## breakout
module breakout
	(
		input         clk,
		input         resetn,        
		input  [1:0]  go,            
		input         paddle_tick,   
		input         ball_tick,     
		output [8:0]  x,
		output [7:0]  y,
		output [2:0]  colour,
		output        plot
	);
	 wire draw_paddle;
	 wire[8:0] paddle_pos;
	 wire[8:0] ball_x; wire [7:0] ball_y;
	 wire[2:0] BALL_HIT;
	 wire BRICK_HIT;
	 wire [8:0] brick_x;
	 wire [7:0] brick_y;
	 wire fps_clock = paddle_tick | ~resetn;
	 wire thirty_clock = ball_tick | ~resetn;
	paddle_control PC(.clk(clk), .en(fps_clock), .resetn(resetn), .go(go), .ball_x(ball_x), .ball_y(ball_y), .draw(draw_paddle), .current_state(paddle_pos), .PADDLE_HIT(BALL_HIT));
	ball_control BC(.clk(clk), .en(thirty_clock), .reset(resetn), .x(ball_x), .y(ball_y), .PADDLE_HIT(BALL_HIT), .BRICK_HIT(BRICK_HIT), .brick_x(brick_x), .brick_y(brick_y));
	new_draw ND(.clk(clk), .reset(resetn), .paddle_pos(paddle_pos), .p_draw(draw_paddle), .ball_x(ball_x), .ball_y(ball_y), .x(x), .y(y), .color(colour), .wren(plot), .fps(thirty_clock), .BRICK_HIT(BRICK_HIT), .brick_x(brick_x), .brick_y(brick_y));
endmodule
Size: ~240 flip-flops, roughly 27 I/O pins, about 17000 µm² of cells after synthesis.
export LEC_CHECK = 0
export ABC_AREA = 1
export CAP_MARGIN = 20
export CORE_ASPECT_RATIO = 1.43
export CORE_MARGIN = 2
export CORE_UTILIZATION = 72
export CTS_CLUSTER_DIAMETER = 340
export CTS_CLUSTER_SIZE = 10
export PLACE_DENSITY_LB_ADDON = 0.12
export SETUP_SLACK_MARGIN = 1.54
export SLEW_MARGIN = 20
create_clock -name core_clock -period 5.18 [get_ports {clk}]
run.sh (not shown) runs the stock make flow with config.mk's settings and CLKGATE_MAP_FILE=.
The starting point aborted during 5_1_grt.
Edit:
==> flow/config.mk (replaced) <==
export PLATFORM = sky130hd
export DESIGN_NAME = breakout
export DESIGN_NICKNAME = breakout
export VERILOG_FILES = /design/flow/design.v
export SDC_FILE = /design/flow/constraint.sdc
export NUM_CORES = 4
export LEC_CHECK = 0
export CAP_MARGIN = 20
export CORE_MARGIN = 2
export CORE_UTILIZATION = 40
export SLEW_MARGIN = 20
==> flow/constraint.sdc (replaced) <==
create_clock -name core_clock -period 9.36 [get_ports {clk}]
set_input_delay 1.8720 -clock core_clock [delete_from_list [all_inputs] [get_ports {clk}]]
set_output_delay 1.8720 -clock core_clock [all_outputs]
set_load 0.01 [all_outputs]
Result: This time the run ran to the end with no violations; die area came out higher by 88%; area after synthesis came out higher by 6.0%; synthesized cell count came out lower by 6.9%.
Edit:
--- a/flow/config.mk
+++ b/flow/config.mk
@@ -8,4 +8,5 @@
 export CAP_MARGIN = 20
 export CORE_MARGIN = 2
-export CORE_UTILIZATION = 40
+export CORE_UTILIZATION = 72
+export CTS_CLUSTER_SIZE = 13
 export SLEW_MARGIN = 20
==> flow/constraint.sdc (replaced) <==
create_clock -name core_clock -period 6.77 [get_ports {clk}]
set_input_delay 1.3540 -clock core_clock [delete_from_list [all_inputs] [get_ports {clk}]]
set_output_delay 1.3540 -clock core_clock [all_outputs]
set_load 0.01 [all_outputs]
After rerunning:
- The changed run ran to the end with violations: negative setup slack
- clock power goes up by 38%
- setup slack is worse by 1.6 ns
- total power came out higher by 53%
- die area is lower by 44%
- worst hold slack gains 0.016 ns
- wire length rises by 36%
- clock-buffer cell count went down by 2
- cell count stays flat
- via count went up by 26%
- combinational power rose by 85%
- global-route usage came out higher by 28 points
Edit:
--- a/flow/config.mk
+++ b/flow/config.mk
@@ -6,7 +6,9 @@
 export NUM_CORES = 4
 export LEC_CHECK = 0
+export ABC_AREA = 1
 export CAP_MARGIN = 20
 export CORE_MARGIN = 2
 export CORE_UTILIZATION = 72
 export CTS_CLUSTER_SIZE = 13
+export SETUP_SLACK_MARGIN = 1.94
 export SLEW_MARGIN = 20
The new run failed in 5_1_grt (GRT-0116).
Synthesized area shrinks by 5.7%.
Synthesized cell count climbs by 7.4%.
Die area is lower by 5.6%.

* * *

## before
Starting RTL as in the previous note.
export LEC_CHECK = 0
export ABC_AREA = 0
export CAP_MARGIN = 30
export CELL_PAD_IN_SITES_DETAIL_PLACEMENT = 2
export CELL_PAD_IN_SITES_GLOBAL_PLACEMENT = 3
export CORE_ASPECT_RATIO = 1.49
export CORE_MARGIN = 2
export CORE_UTILIZATION = 54
export CTS_CLUSTER_SIZE = 47
export GPL_ROUTABILITY_DRIVEN = 0
export HOLD_SLACK_MARGIN = 0.03
export MAX_ROUTING_LAYER = met5
export PLACE_DENSITY_LB_ADDON = 0.09
export SLEW_MARGIN = 20
export TNS_END_PERCENT = 25
create_clock -name core_clock -period 20.0 [get_ports {clk}]
before: FLW-0024 in global placement without I/O (3_1_place_gp_skip_io) -> run aborted
> inputs changed (before -> after)
- clearing HOLD_SLACK_MARGIN, which used to be 0.03
- clearing CELL_PAD_IN_SITES_GLOBAL_PLACEMENT, which used to be 3
- swapping 54 for 22 in CORE_UTILIZATION
- clearing CORE_ASPECT_RATIO, which used to be 1.49
- clearing MAX_ROUTING_LAYER, which used to be met5
- clearing CTS_CLUSTER_SIZE, which used to be 47
- swapping 30 for 20 in CAP_MARGIN
- clearing TNS_END_PERCENT, which used to be 25
- clearing ABC_AREA, which used to be 0
- clearing CELL_PAD_IN_SITES_DETAIL_PLACEMENT, which used to be 2
- clearing PLACE_DENSITY_LB_ADDON, which used to be 0.09
- clearing GPL_ROUTABILITY_DRIVEN, which used to be 0
- swapping 20.0 for 9.36 in the clock period (ns, I/O delays scaled along)
[summary]
Both conditions hold for after: the flow ran to the end and the final layout passed the timing, design-rule and antenna checks. Chip area estimate from yosys synthesis: after vs before identical. For synthesized area, before and after come out practically identical. Die width in after vs before: up about 90%. In after the number of rows in the core area turned out about 30% higher than in before. Re xor and xnor fraction of the mapped netlist area: no difference whatsoever between before and after. Comparing before and after, area of the core region is lower on before. Diff before..after | async set-or-reset flop fraction in the synthesized netlist | unchanged. Compared after vs before, and initial standard-cell utilization of the core is down in after. The die used by after is larger than the one used by before.
Power figures rest on the tool's default switching activity, not on a simulated workload.
